==> 04-07: inputs <==
## mp2
module mp2 #(
    parameter CLK_FREQ = 12000000,
    parameter INTERVAL = CLK_FREQ / 360
)(
    input logic clk,
    input logic rst,
    output logic RGB_R,
    output logic RGB_G,
    output logic RGB_B
);
Settings: LEC_CHECK=0, ABC_AREA=0, CAP_MARGIN=15, CORE_MARGIN=2, CORE_UTILIZATION=70, CTS_CLUSTER_DIAMETER=233, CTS_CLUSTER_SIZE=37, MIN_ROUTING_LAYER=met1, SETUP_SLACK_MARGIN=-1.01, SLEW_MARGIN=20, TNS_END_PERCENT=85; clock period 12.8 ns.
run.sh (not shown) runs the stock make flow with config.mk's settings and CLKGATE_MAP_FILE=.
==> 07-04: changes against 04-07 <==
==> flow/config.mk (replaced) <==
export PLATFORM = sky130hd
export DESIGN_NAME = mp2
export DESIGN_NICKNAME = mp2
export VERILOG_FILES = /design/flow/design.v
export SDC_FILE = /design/flow/constraint.sdc
export NUM_CORES = 4
export LEC_CHECK = 0
export CAP_MARGIN = 20
export CORE_MARGIN = 2
export CORE_UTILIZATION = 65
export CTS_CLUSTER_SIZE = 58
export MAX_ROUTING_LAYER = met4
export SLEW_MARGIN = 20
==> flow/constraint.sdc (replaced) <==
create_clock -name core_clock -period 28.2 [get_ports {clk}]
set_input_delay 5.6400 -clock core_clock [delete_from_list [all_inputs] [get_ports {clk}]]
set_output_delay 5.6400 -clock core_clock [all_outputs]
set_load 0.01 [all_outputs]
==> summary of the runs <==
In 07-04 the die area is higher than in 04-07, by 7.5%.
07-04 completed with no timing, DRC or antenna violations. 04-07 did not get past 5_1_grt on GRT-0116.
Synthesized area is the same in 07-04 and 04-07.
In synthesized cell count, 04-07 and 07-04 do not differ.

---

==> inputs of run R <==
==> flow/design.v <==
module mp2 #(
    parameter CLK_FREQ = 12000000,
    parameter INTERVAL = CLK_FREQ / 360
)(
    input logic clk,
    input logic rst,
    output logic RGB_R,
    output logic RGB_G,
    output logic RGB_B
);
    logic [31:0] counter;
    logic [8:0] hue;
    logic [7:0] pwm_r, pwm_g, pwm_b;
    logic [7:0] pwm_counter;
    always_ff @(posedge clk) begin
        if (rst) begin
            counter <= 0;
            hue <= 0;
        end
        else if (counter >= INTERVAL)
        begin
            counter <= 0;
            hue <= (hue >= 359) ? 0 : hue + 1;
        end
        else
        begin
            counter <= counter + 1;
        end
    end
    always_comb begin
        pwm_r = (hue < 60) ? 255 :
                (hue < 120) ? (255 * (120 - hue) / 60) :
                (hue < 180) ? 0 :
                (hue < 240) ? 0 :
                (hue < 300) ? (255 * (hue - 240) / 60) :
                255;
        pwm_g = (hue < 60) ? (255 * (hue - 0) / 60) :
                (hue < 180) ? 255 :
                (hue < 240) ? (255 * (240 - hue) / 60) :
                0;
        pwm_b = (hue < 120) ? 0 :
                (hue < 180) ? (255 * (hue - 120) / 60) :
                (hue < 300) ? 255 :
                (hue < 360) ? (255 * (360 - hue) / 60) :
                0;
    end
    always_ff @(posedge clk) begin
        if (rst) pwm_counter <= 0;
        else pwm_counter <= pwm_counter + 1;
    end
    assign {RGB_R, RGB_G, RGB_B} = {pwm_counter < pwm_r, pwm_counter < pwm_g, pwm_counter < pwm_b};
endmodule
==> flow/run.sh <==
#!/bin/bash
# the make line also repeats each setting of config.mk as NAME=value (left out here)
make -C /OpenROAD-flow-scripts/flow DESIGN_CONFIG=/design/flow/config.mk WORK_HOME=/design/flow/orfs CLKGATE_MAP_FILE= finish
==> flow/config.mk <==
export PLATFORM = sky130hd
export DESIGN_NAME = mp2
export DESIGN_NICKNAME = mp2
export VERILOG_FILES = /design/flow/design.v
export SDC_FILE = /design/flow/constraint.sdc
export NUM_CORES = 4
export LEC_CHECK = 0
export CAP_MARGIN = 20
export CORE_MARGIN = 8
export CORE_UTILIZATION = 72
export CTS_CLUSTER_DIAMETER = 385
export CTS_CLUSTER_SIZE = 92
export PLACE_DENSITY = 0.46
export SETUP_SLACK_MARGIN = -0.58
export SLEW_MARGIN = 20
==> flow/constraint.sdc <==
create_clock -name core_clock -period 30.0 [get_ports {clk}]
set_input_delay 6.0000 -clock core_clock [delete_from_list [all_inputs] [get_ports {clk}]]
set_output_delay 6.0000 -clock core_clock [all_outputs]
set_load 0.01 [all_outputs]
==> run F (differences from run R) <==
- ABC_AREA: unset -> 1
- CELL_PAD_IN_SITES_GLOBAL_PLACEMENT: unset -> 1
- CORE_MARGIN: 8 -> 2
- CORE_UTILIZATION: 72 -> 40
- CTS_CLUSTER_DIAMETER: 385 -> unset
- CTS_CLUSTER_SIZE: 92 -> unset
- HOLD_SLACK_MARGIN: unset -> 0.14
- PLACE_DENSITY: 0.46 -> unset
- PLACE_DENSITY_LB_ADDON: unset -> 0.02
- SETUP_SLACK_MARGIN: -0.58 -> 0.32
- SLEW_MARGIN: 20 -> 5
- TNS_END_PERCENT: unset -> 95
==> run A (differences from run R) <==
- ABC_AREA: unset -> 1
- CELL_PAD_IN_SITES_GLOBAL_PLACEMENT: unset -> 3
- CORE_MARGIN: 8 -> 2
- CORE_UTILIZATION: 72 -> 68
- CTS_CLUSTER_DIAMETER: 385 -> 56
- CTS_CLUSTER_SIZE: 92 -> 14
- HOLD_SLACK_MARGIN: unset -> 0.14
- PLACE_DENSITY: 0.46 -> unset
- PLACE_DENSITY_LB_ADDON: unset -> 0.02
- SETUP_SLACK_MARGIN: -0.58 -> 0.32
- SLEW_MARGIN: 20 -> 5
- TNS_END_PERCENT: unset -> 45
==> run P (differences from run R) <==
- CORE_MARGIN: 8 -> 2
- CORE_UTILIZATION: 72 -> 65
- CTS_CLUSTER_DIAMETER: 385 -> unset
- CTS_CLUSTER_SIZE: 92 -> unset
- PLACE_DENSITY: 0.46 -> unset
- SETUP_SLACK_MARGIN: -0.58 -> unset
- TNS_END_PERCENT: unset -> 5
==> flow/constraint.sdc (replaced) <==
create_clock -name core_clock -period 13.8 [get_ports {clk}]
set_input_delay 2.7600 -clock core_clock [delete_from_list [all_inputs] [get_ports {clk}]]
set_output_delay 2.7600 -clock core_clock [all_outputs]
set_load 0.01 [all_outputs]
==> results <==
- Run F produced a clean layout. Run R produced a clean layout. Run A never finished: it broke off in global placement without I/O, error FLW-0024. Run P finished but fails on setup timing.
- The highest sequential share of layout area belongs to run R, the lowest to run P.
- Against run R, the register-to-register slack of run P is worse by 16 ns.
- In count of clock-buffer cells in the layout, run F and run R do not differ.
- Critical path depth, lowest first: run R, run P, run F.
- Between run R and run P, the lower clock power is in run R (gap 59%, measured against run P).
- First-iteration DRC count: run P > run R > run F.
- Setup slack: run F > run R > run P.
- The lowest global-route usage belongs to run F, the highest to run P.
- Clock skew, lowest first: run P, run F, run R.
Power is estimated from default activity; no workload was simulated.
